==> inputs of run a <==
// alu_top
module alu_top #(
    parameter A_WIDTH_TOP = 16,
    parameter B_WIDTH_TOP = 16
) (
    input   CLK,rst,
    input   [3 : 0] ALU_FUNC,
    input   [A_WIDTH_TOP - 1 : 0] A,
    input   [B_WIDTH_TOP - 1 : 0] B,
    output  [A_WIDTH_TOP + B_WIDTH_TOP - 1 : 0] Arith_OUT, Logic_OUT, CMP_OUT,Shift_OUT,
    output  Carry_OUT, Arith_Flag, Logic_Flag, CMP_Flag, Shift_Flag
);
wire Arith_EN, Logic_EN, CMP_EN, Shift_EN;
Decoder_Unit U0 (
    .DEC_ALU_FUNC(ALU_FUNC[3 : 2]),
    .DEC_Arith_Enable(Arith_EN),
    .DEC_Logic_Enable(Logic_EN),
    .DEC_CMP_Enable  (CMP_EN),
    .DEC_Shift_Enable(Shift_EN)
);
Arithmetic_Unit #(.A_WIDTH(A_WIDTH_TOP), .B_WIDTH(B_WIDTH_TOP)) U1 (
    .clk(CLK),
    .rst(rst),
    .A(A),
    .B(B),
    .Arith_ALU_FUNC(ALU_FUNC[1 : 0]),
    .Arith_Enable(Arith_EN),
    .Arith_OUT(Arith_OUT),
    .Carry_OUT(Carry_OUT),
    .Arith_Flag(Arith_Flag)
);
Logic_Unit #(.A_WIDTH(A_WIDTH_TOP), .B_WIDTH(B_WIDTH_TOP)) U2 (
    .clk(CLK),
    .rst(rst),
    .A(A),
    .B(B),
    .Logic_ALU_FUNC(ALU_FUNC[1 : 0]),
    .Logic_Enable(Logic_EN),
    .Logic_OUT(Logic_OUT),
    .Logic_Flag(Logic_Flag)
);
CMP_Unit #(.A_WIDTH(A_WIDTH_TOP), .B_WIDTH(B_WIDTH_TOP)) U3 (
    .clk(CLK),
    .rst(rst),
    .A(A),
    .B(B),
    .CMP_ALU_FUNC(ALU_FUNC[1 : 0]),
    .CMP_Enable(CMP_EN),
    .CMP_OUT(CMP_OUT),
    .CMP_Flag(CMP_Flag)
);
Shift_Unit #(.A_WIDTH(A_WIDTH_TOP), .B_WIDTH(B_WIDTH_TOP)) U4 (
    .clk(CLK),
    .rst(rst),
    .A(A),
    .B(B),
    .Shift_ALU_FUNC(ALU_FUNC[1 : 0]),
    .Shift_Enable(Shift_EN),
    .Shift_OUT(Shift_OUT),
    .Shift_Flag(Shift_Flag)
);
endmodule
==> flow/config.mk <==
export PLATFORM = sky130hd
export DESIGN_NAME = alu_top
export DESIGN_NICKNAME = alu_top
export VERILOG_FILES = /design/flow/design.v
export SDC_FILE = /design/flow/constraint.sdc
export NUM_CORES = 4
export LEC_CHECK = 0
export ABC_AREA = 0
export CAP_MARGIN = 15
export CORE_ASPECT_RATIO = 0.57
export CORE_MARGIN = 8
export CORE_UTILIZATION = 35
export CTS_CLUSTER_DIAMETER = 212
export CTS_CLUSTER_SIZE = 93
export GPL_ROUTABILITY_DRIVEN = 0
export GPL_TIMING_DRIVEN = 0
export HOLD_SLACK_MARGIN = 0.28
export MIN_ROUTING_LAYER = met1
export PLACE_DENSITY = 0.41
export SLEW_MARGIN = 0
export TNS_END_PERCENT = 25
==> flow/constraint.sdc <==
create_clock -name core_clock -period 166.0 [get_ports {CLK}]
set_input_delay 33.2000 -clock core_clock [delete_from_list [all_inputs] [get_ports {CLK}]]
set_output_delay 33.2000 -clock core_clock [all_outputs]
set_load 0.01 [all_outputs]
run.sh (not shown) runs the stock make flow with config.mk's settings and CLKGATE_MAP_FILE=.
==> run b: changes against run a <==
==> flow/config.mk (replaced) <==
export PLATFORM = sky130hd
export DESIGN_NAME = alu_top
export DESIGN_NICKNAME = alu_top
export VERILOG_FILES = /design/flow/design.v
export SDC_FILE = /design/flow/constraint.sdc
export NUM_CORES = 4
export LEC_CHECK = 0
export ABC_AREA = 1
export CAP_MARGIN = 15
export CORE_MARGIN = 2
export CORE_UTILIZATION = 72
export CTS_CLUSTER_DIAMETER = 261
export CTS_CLUSTER_SIZE = 41
export HOLD_SLACK_MARGIN = -0.08
export MAX_ROUTING_LAYER = met4
export MIN_ROUTING_LAYER = met1
export SETUP_SLACK_MARGIN = 5.0
export SLEW_MARGIN = 20
export TNS_END_PERCENT = 25
==> flow/constraint.sdc (replaced) <==
create_clock -name core_clock -period 102.0 [get_ports {CLK}]
set_input_delay 20.4000 -clock core_clock [delete_from_list [all_inputs] [get_ports {CLK}]]
set_output_delay 20.4000 -clock core_clock [all_outputs]
set_load 0.01 [all_outputs]
==> run c: changes against run a <==
==> flow/config.mk (replaced) <==
export PLATFORM = sky130hd
export DESIGN_NAME = alu_top
export DESIGN_NICKNAME = alu_top
export VERILOG_FILES = /design/flow/design.v
export SDC_FILE = /design/flow/constraint.sdc
export NUM_CORES = 4
export LEC_CHECK = 0
export ABC_AREA = 1
export CAP_MARGIN = 20
export CELL_PAD_IN_SITES_DETAIL_PLACEMENT = 2
export CORE_ASPECT_RATIO = 0.71
export CORE_MARGIN = 3
export CORE_UTILIZATION = 40
export GPL_ROUTABILITY_DRIVEN = 0
export MIN_ROUTING_LAYER = met1
export SLEW_MARGIN = 20
export TNS_END_PERCENT = 90
==> flow/constraint.sdc (replaced) <==
create_clock -name core_clock -period 130.0 [get_ports {CLK}]
set_input_delay 26.0000 -clock core_clock [delete_from_list [all_inputs] [get_ports {CLK}]]
set_output_delay 26.0000 -clock core_clock [all_outputs]
set_load 0.01 [all_outputs]
==> run d: changes against run a <==
==> flow/config.mk (replaced) <==
export PLATFORM = sky130hd
export DESIGN_NAME = alu_top
export DESIGN_NICKNAME = alu_top
export VERILOG_FILES = /design/flow/design.v
export SDC_FILE = /design/flow/constraint.sdc
export NUM_CORES = 4
export LEC_CHECK = 0
export CAP_MARGIN = 20
export CORE_MARGIN = 2
export CORE_UTILIZATION = 70
export CTS_CLUSTER_DIAMETER = 134
export MAX_ROUTING_LAYER = met4
export SLEW_MARGIN = 20
==> flow/constraint.sdc (replaced) <==
create_clock -name core_clock -period 97.7 [get_ports {CLK}]
set_input_delay 19.5400 -clock core_clock [delete_from_list [all_inputs] [get_ports {CLK}]]
set_output_delay 19.5400 -clock core_clock [all_outputs]
set_load 0.01 [all_outputs]
==> notes <==
Run c failed in 3_5_place_dp on DPL-0033. Run a finished clean. Run b finished clean. Run d ran to the end with violations: negative setup slack.
Synthesized area: run b is larger than run a (3.1%).
Worst hold slack, highest first: run b, run d, run a.
Die size, highest first: run a, run c, run b, run d.
Setup slack: run a > run b > run d.
First-iteration DRC count, lowest first: run a, run d, run b.
